== try-raven ==
// distortion_correction
module distortion_correction #(
    parameter DATA_WIDTH = 16,
    parameter H_RES = 1280,
    parameter V_RES = 720
)(
    input clk,
    input rst_n,
    input [15:0] fx, fy,       
    input [15:0] cx, cy,       
    input [15:0] k1, k2, k3,   
    input valid_params,
    input [DATA_WIDTH-1:0] vin_data,
    input vin_de, vin_vs, vin_hs,
    input [9:0] pixel_x, pixel_y,
    output reg [DATA_WIDTH-1:0] vout_data,
    output reg vout_de, vout_vs, vout_hs,
    input [15:0] ram_rd_data,
    output reg [19:0] ram_rd_addr,
    output reg ram_rd_en
);
    localparam IDLE = 2'b00;
    localparam CALC = 2'b01;
    localparam WAIT = 2'b10;
    localparam OUT  = 2'b11;
    reg [1:0] state, next_state;
    reg signed [15:0] x_norm, y_norm;       
    reg signed [31:0] x2, y2, r2;           
    reg signed [31:0] r4, r6;               
    reg signed [31:0] distortion_factor;    
    reg signed [15:0] x_distorted, y_distorted;   
    reg [9:0] corrected_x, corrected_y;     
    reg [9:0] px_d1, py_d1, px_d2, py_d2;
    reg de_d1, vs_d1, hs_d1;
    reg de_d2, vs_d2, hs_d2;
    reg de_d3, vs_d3, hs_d3;
    reg [2:0] calc_cnt;
    always @(posedge clk or negedge rst_n) begin
        if (!rst_n) begin
            state <= IDLE;
        end else begin
            state <= next_state;
        end
    end
    always @(*) begin
        case (state)
            IDLE: next_state = (vin_de && valid_params) ? CALC : IDLE;
            CALC: next_state = (calc_cnt == 3'd4) ? WAIT : CALC;
            WAIT: next_state = OUT;
            OUT:  next_state = IDLE;
            default: next_state = IDLE;
        endcase
    end
    always @(posedge clk or negedge rst_n) begin
        if (!rst_n) begin
            calc_cnt <= 0;
            x_norm <= 0; y_norm <= 0;
            x2 <= 0; y2 <= 0; r2 <= 0;
            r4 <= 0; r6 <= 0;
            distortion_factor <= 0;
            x_distorted <= 0; y_distorted <= 0;
            corrected_x <= 0; corrected_y <= 0;
        end else begin
            case (state)
                IDLE: begin
                    calc_cnt <= 0;
                    if (vin_de && valid_params) begin
                        x_norm <= (pixel_x - cx);
                        y_norm <= (pixel_y - cy);
                    end
                end
                CALC: begin
                    calc_cnt <= calc_cnt + 1;
  ...
Size in the first run: about 11000 cells after synthesis, ~310 flip-flops, roughly 0.10 mm^2 of cells after synthesis.
make LEC_CHECK=0 CAP_MARGIN=20 CELL_PAD_IN_SITES_DETAIL_PLACEMENT=1 CELL_PAD_IN_SITES_GLOBAL_PLACEMENT=1 CORE_ASPECT_RATIO=0.74 CORE_MARGIN=3 CORE_UTILIZATION=60 MAX_ROUTING_LAYER=met4 MIN_ROUTING_LAYER=met2 PLACE_DENSITY_LB_ADDON=0.15 SLEW_MARGIN=20 TNS_END_PERCENT=90 finish   # period 20.0 ns
run.sh (not shown) runs the stock make flow with config.mk's settings and CLKGATE_MAP_FILE=.
Having completed the whole flow, try-raven delivered a layout that passed the timing, DRC and antenna checks.
diff inputs: try-raven => try-nickel
Settings: CORE_UTILIZATION: 60 -> 52; TNS_END_PERCENT: 90 -> unset; MIN_ROUTING_LAYER: met2 -> unset; CELL_PAD_IN_SITES_DETAIL_PLACEMENT: 1 -> unset; CELL_PAD_IN_SITES_GLOBAL_PLACEMENT: 1 -> unset; CORE_ASPECT_RATIO: 0.74 -> unset; CORE_MARGIN: 3 -> 2; PLACE_DENSITY_LB_ADDON: 0.15 -> unset; MAX_ROUTING_LAYER: met4 -> unset; the clock period (ns, I/O delays scaled along): 20.0 -> 11.4.
## What came out
Every stage of try-nickel finished as expected; the final checks, on the other hand, flagged setup timing, which means the layout fails. Row count delta for try-nickel relative to try-raven: 26% higher. Looking at synthesis-to-layout area growth across try-raven and try-nickel, the one that comes out lower is try-raven. try-nickel vs try-raven: cell count up by a few percent. Delta (try-nickel minus try-raven): number of vias after detailed routing went down, count of clock-buffer cells in the layout now sits higher.
Input changes introduced in try-yarrow (baseline for comparison: try-nickel):
Settings: SETUP_SLACK_MARGIN newly set to -0.51; CORE_UTILIZATION changed from 52 to 72; CAP_MARGIN changed from 20 to 15; CTS_CLUSTER_DIAMETER newly set to 223; ABC_AREA newly set to 1; HOLD_SLACK_MARGIN newly set to 0.08; the clock period (ns, I/O delays scaled along) changed from 11.4 to 9.41.
### Flow results
From the logs: try-nickel reached the end of the flow and failed the layout checks with setup timing.
try-yarrow ran in full, but the layout does not pass; the checks complain about setup timing.
Between try-nickel and try-yarrow, the flow reports total of fill cells in the finished design decreasing by more than a quarter.
Per the comparison of try-yarrow with try-nickel, hold slack climbed 0.0065 ns, register area share after synthesis dropped 0.29 points.
On worst setup slack, try-nickel loses to try-yarrow.
Compare try-nickel and try-yarrow | area of the mapped netlist lower: try-nickel

---

Starting RTL as in the previous note.
export LEC_CHECK = 0
export ABC_AREA = 1
export CAP_MARGIN = 20
export CELL_PAD_IN_SITES_DETAIL_PLACEMENT = 2
export CELL_PAD_IN_SITES_GLOBAL_PLACEMENT = 1
export CORE_ASPECT_RATIO = 0.74
export CORE_MARGIN = 5
export CORE_UTILIZATION = 60
export CTS_CLUSTER_SIZE = 33
export GPL_ROUTABILITY_DRIVEN = 0
export GPL_TIMING_DRIVEN = 0
export MAX_ROUTING_LAYER = met5
export MIN_ROUTING_LAYER = met1
export PLACE_DENSITY_LB_ADDON = 0.15
export SLEW_MARGIN = 20
export TNS_END_PERCENT = 90
create_clock -name core_clock -period 20.0 [get_ports {clk}]
The baseline did not get past detailed placement (3_5_place_dp).
Edit:
==> flow/config.mk (replaced) <==
export PLATFORM = sky130hd
export DESIGN_NAME = distortion_correction
export DESIGN_NICKNAME = distortion_correction
export VERILOG_FILES = /design/flow/design.v
export SDC_FILE = /design/flow/constraint.sdc
export NUM_CORES = 4
export LEC_CHECK = 0
export CAP_MARGIN = 20
export CORE_MARGIN = 2
export CORE_UTILIZATION = 40
export SETUP_SLACK_MARGIN = 4.79
export SLEW_MARGIN = 20
==> flow/constraint.sdc (replaced) <==
create_clock -name core_clock -period 16.9 [get_ports {clk}]
set_input_delay 3.3800 -clock core_clock [delete_from_list [all_inputs] [get_ports {clk}]]
set_output_delay 3.3800 -clock core_clock [all_outputs]
set_load 0.01 [all_outputs]
After rerunning: This time the run passed the timing, DRC and antenna checks. Synthesized area is lower by 3.8%. Die area is higher by 40%. Synthesized cell count is lower by 15%.
Edit:
--- a/flow/config.mk
+++ b/flow/config.mk
@@ -7,0 +8 @@
+export ABC_AREA = 1
@@ -10,2 +11,5 @@
-export CORE_UTILIZATION = 40
-export SETUP_SLACK_MARGIN = 4.79
+export CORE_UTILIZATION = 72
+export CTS_CLUSTER_DIAMETER = 347
+export CTS_CLUSTER_SIZE = 10
+export HOLD_SLACK_MARGIN = -0.04
+export SETUP_SLACK_MARGIN = 2.33
@@ -12,0 +17 @@
+export TNS_END_PERCENT = 10
==> flow/constraint.sdc (replaced) <==
create_clock -name core_clock -period 9.6 [get_ports {clk}]
set_input_delay 1.9200 -clock core_clock [delete_from_list [all_inputs] [get_ports {clk}]]
set_output_delay 1.9200 -clock core_clock [all_outputs]
set_load 0.01 [all_outputs]
This time the run finished with negative setup slack left.
Area after synthesis climbs by a few percent.
Cell area climbs by a little under a tenth.
Worst setup slack got worse by 4700 ps.
Final cell count climbs by a little under a tenth.
Global-route usage climbs by 23 points.
Edit:
--- a/flow/config.mk
+++ b/flow/config.mk
@@ -8 +7,0 @@
-export ABC_AREA = 1
@@ -11,5 +10 @@
-export CORE_UTILIZATION = 72
-export CTS_CLUSTER_DIAMETER = 347
-export CTS_CLUSTER_SIZE = 10
-export HOLD_SLACK_MARGIN = -0.04
-export SETUP_SLACK_MARGIN = 2.33
+export CORE_UTILIZATION = 40
@@ -17 +11,0 @@
-export TNS_END_PERCENT = 10
==> flow/constraint.sdc (replaced) <==
create_clock -name core_clock -period 16.9 [get_ports {clk}]
set_input_delay 3.3800 -clock core_clock [delete_from_list [all_inputs] [get_ports {clk}]]
set_output_delay 3.3800 -clock core_clock [all_outputs]
set_load 0.01 [all_outputs]
What happened:
- The new run passed the timing, DRC and antenna checks
- area after synthesis is lower by 3.8%
- final cell count fell by 7.9%
- worst setup slack gets better by 3700 ps
- clock-buffer cell count stays the same
- register-to-register slack improved by 3700 ps
- clock skew decreases by 11 ps
Edit:
--- a/flow/config.mk
+++ b/flow/config.mk
@@ -8,0 +9,2 @@
+export CELL_PAD_IN_SITES_DETAIL_PLACEMENT = 0
+export CORE_ASPECT_RATIO = 0.62
@@ -10 +12,5 @@
-export CORE_UTILIZATION = 40
+export CORE_UTILIZATION = 23
+export CTS_CLUSTER_DIAMETER = 327
+export MAX_ROUTING_LAYER = met4
+export PLACE_DENSITY_LB_ADDON = 0.21
+export SETUP_SLACK_MARGIN = 4.05
==> flow/constraint.sdc (replaced) <==
create_clock -name core_clock -period 26.0 [get_ports {clk}]
set_input_delay 5.2000 -clock core_clock [delete_from_list [all_inputs] [get_ports {clk}]]
set_output_delay 5.2000 -clock core_clock [all_outputs]
set_load 0.01 [all_outputs]
Outcome: The changed run produced a clean layout; synthesized area does not change; non-clock buffer count grows by 25; cell area grows by 3.0%; via count shrinks by 3.6%; core utilization shrinks by 18 points; clock skew barely changes; register-to-register slack improves by 7800 ps; die area grows by 73%; global-route usage shrinks by 6.6 points.
